==> flow/design.v (excerpt) <==
module Mesh( 
  input         clock, 
  input  [7:0]  io_in_a_0_0, 
  input  [7:0]  io_in_a_1_0, 
  input  [7:0]  io_in_a_2_0, 
  input  [7:0]  io_in_a_3_0, 
  input  [7:0]  io_in_d_0_0, 
  input  [7:0]  io_in_d_1_0, 
  input  [7:0]  io_in_d_2_0, 
  input  [7:0]  io_in_d_3_0, 
  input  [15:0]  io_in_b_0_0, 
  input  [15:0]  io_in_b_1_0, 
  input  [15:0]  io_in_b_2_0, 
  input  [15:0]  io_in_b_3_0, 
  input         io_in_control_0_0_propagate, 
  input         io_in_control_1_0_propagate, 
  input         io_in_control_2_0_propagate, 
  input         io_in_control_3_0_propagate, 
  output reg [15:0] io_out_c_0_0, 
  output reg [15:0] io_out_c_1_0, 
  output reg [15:0] io_out_c_2_0, 
  output reg [15:0] io_out_c_3_0
 );
==> flow/config.mk <==
export PLATFORM = sky130hd
export DESIGN_NAME = Mesh
export DESIGN_NICKNAME = Mesh
export VERILOG_FILES = /design/flow/design.v
export SDC_FILE = /design/flow/constraint.sdc
export NUM_CORES = 4
export LEC_CHECK = 0
export ABC_AREA = 0
export CAP_MARGIN = 0
export CELL_PAD_IN_SITES_GLOBAL_PLACEMENT = 2
export CORE_MARGIN = 10
export CORE_UTILIZATION = 34
export CTS_CLUSTER_DIAMETER = 354
export CTS_CLUSTER_SIZE = 24
export GPL_TIMING_DRIVEN = 1
export SLEW_MARGIN = 20
export TNS_END_PERCENT = 20
==> flow/constraint.sdc <==
create_clock -name core_clock -period 6.6 [get_ports {clock}]
set_input_delay 1.3200 -clock core_clock [delete_from_list [all_inputs] [get_ports {clock}]]
set_output_delay 1.3200 -clock core_clock [all_outputs]
set_load 0.01 [all_outputs]
run.sh (not shown) runs the stock make flow with config.mk's settings and CLKGATE_MAP_FILE=.
The starting point reached the layout checks and failed them: antenna rules.
Change:
- ABC_AREA: 0 -> default
- CAP_MARGIN: 0 -> 20
- CELL_PAD_IN_SITES_GLOBAL_PLACEMENT: 2 -> default
- CORE_MARGIN: 10 -> 2
- CORE_UTILIZATION: 34 -> 64
- CTS_CLUSTER_DIAMETER: 354 -> default
- CTS_CLUSTER_SIZE: 24 -> default
- GPL_TIMING_DRIVEN: 1 -> default
- SETUP_SLACK_MARGIN: default -> 0.79
- TNS_END_PERCENT: 20 -> default
- clock period: 6.6 -> 4.19 ns (I/O delays scaled with it)
Result:
- This time the run produced a layout that fails on setup timing
- worst hold slack loses 3.4 ps
- routed wire length increases by a few percent
- sequential share of layout area shrinks by 4.0 points
- critical path depth climbs by 5

---

## run 1
Starting RTL as in the previous note.
clock: 4.02 ns
lec_check: 0
abc_area: 1
cap_margin: 20
core_margin: 2
core_utilization: 71
cts_cluster_diameter: 270
place_density_lb_addon: 0.21
slew_margin: 20
tns_end_percent: 85
No final results exist for run 1, since it was stopped by error GRT-0232 during global routing.
Input-level comparison between run 2 and run 1:
- CORE_UTILIZATION now 40, was 71
- CTS_CLUSTER_DIAMETER no longer set, was 270
- TNS_END_PERCENT no longer set, was 85
- ABC_AREA no longer set, was 1
- PLACE_DENSITY_LB_ADDON no longer set, was 0.21
- PLACE_DENSITY now 0.6, previously not set
- the clock period (ns, I/O delays scaled along) now 5.2, was 4.02
Notes after the runs:
- Run 2 reached the final stage; the timing, DRC and antenna checks on its layout passed.
- On number of buffers inserted for hold repair after clock tree synthesis, run 2 and run 1 are basically level.
- Compared with run 1, run 2 shows number of clock buffers inserted by TritonCTS that has gone up by more than 10%.
- Relative to run 1, cell area after synthesis decreased by about 4.4% in run 2.
- Against run 1 as the reference, run 2 delivers a lower number of buffers inserted to repair setup after CTS.
- On die extent in y: run 2 sits above run 1.
- Run 2 ends up with a cell count in the Yosys report that is about 30% lower than in run 1.
- Taking run 1 as the reference point, the maximum level of the CTS H-tree of run 2 rises by 1.
- In run 2 relative to run 1, area of the chip had gone up by more than half.
- Run 2 ends up with lower yosys synthesis chip area than run 1 does.
- Measured against run 1, the number of distinct standard cells referenced by the synthesized netlist of run 2 comes out at 1.12 times the reference value.
Input changes introduced in run 3 (baseline for comparison: run 2):
- swapping 0.6 for 0.65 in PLACE_DENSITY
- swapping 40 for 72 in CORE_UTILIZATION
- swapping 5.2 for 4.12 in the clock period (ns, I/O delays scaled along)
### Flow results
Run 2 reports its timing startpoint of the critical path as _T_76_0[7] while run 3 reports _T_75_0[5].
Of run 3 and run 2, run 2 shows the higher setup slack, with run 3 below it.
Compared with run 2, run 3 shows a shortest period the worst path allows that is 69 ps higher.
In run 3 the number of buffers and inverters on the critical path turned out 2 higher than in run 2.
Diff run 2 -> run 3: die area went down 0.090 mm^2, arrival time reported for the critical path endpoint dropped 50 ps.
The flow for run 3 finished, though final verification flagged setup timing.
Maximum cell stage delay along the critical path sits higher in run 3 than in run 2.
Here is what was changed in the inputs of run 4 compared with run 3.
- CTS_CLUSTER_DIAMETER newly set to 105
- CAP_MARGIN changed from 20 to 15
- Completing all stages was not enough for run 3: its layout failed the final checks because of setup timing.
- Run 4 completed end to end; final checks failed (setup timing).
- Per the comparison of run 4 with run 3, share of async-settable or async-resettable flops after synthesis was more or less identical; clock-pin transition on the worst setup and hold timing paths about even; hold slack saw little to no change; depth of the worst hold-timing path was more or less identical.
For run 5, these inputs were changed with respect to run 4:
- swapping 15 for 20 in CAP_MARGIN
- clearing CTS_CLUSTER_DIAMETER, which used to be 105
- swapping 0.65 for 0.6 in PLACE_DENSITY
- putting ABC_AREA at 1 where nothing was set
- swapping 4.12 for 2.05 in the clock period (ns, I/O delays scaled along)
Notes after the runs:
Taking run 4 as the reference, in run 5 number of buffers inserted by post-CTS setup repair saw an increase; area fraction in full adders, half adders and majority gates saw a decrease. Floorplan utilization (run 5 over run 4): increase, 0.51 points. Cell count in the Yosys report (run 5 vs. run 4) increases by more than a quarter. Run 4 completed end to end; final checks failed (setup timing). Run 5 did not finish: a tool error stopped it during global routing. Summary of the comparison: horizontal extent of the die is higher in run 5, relative to run 4.
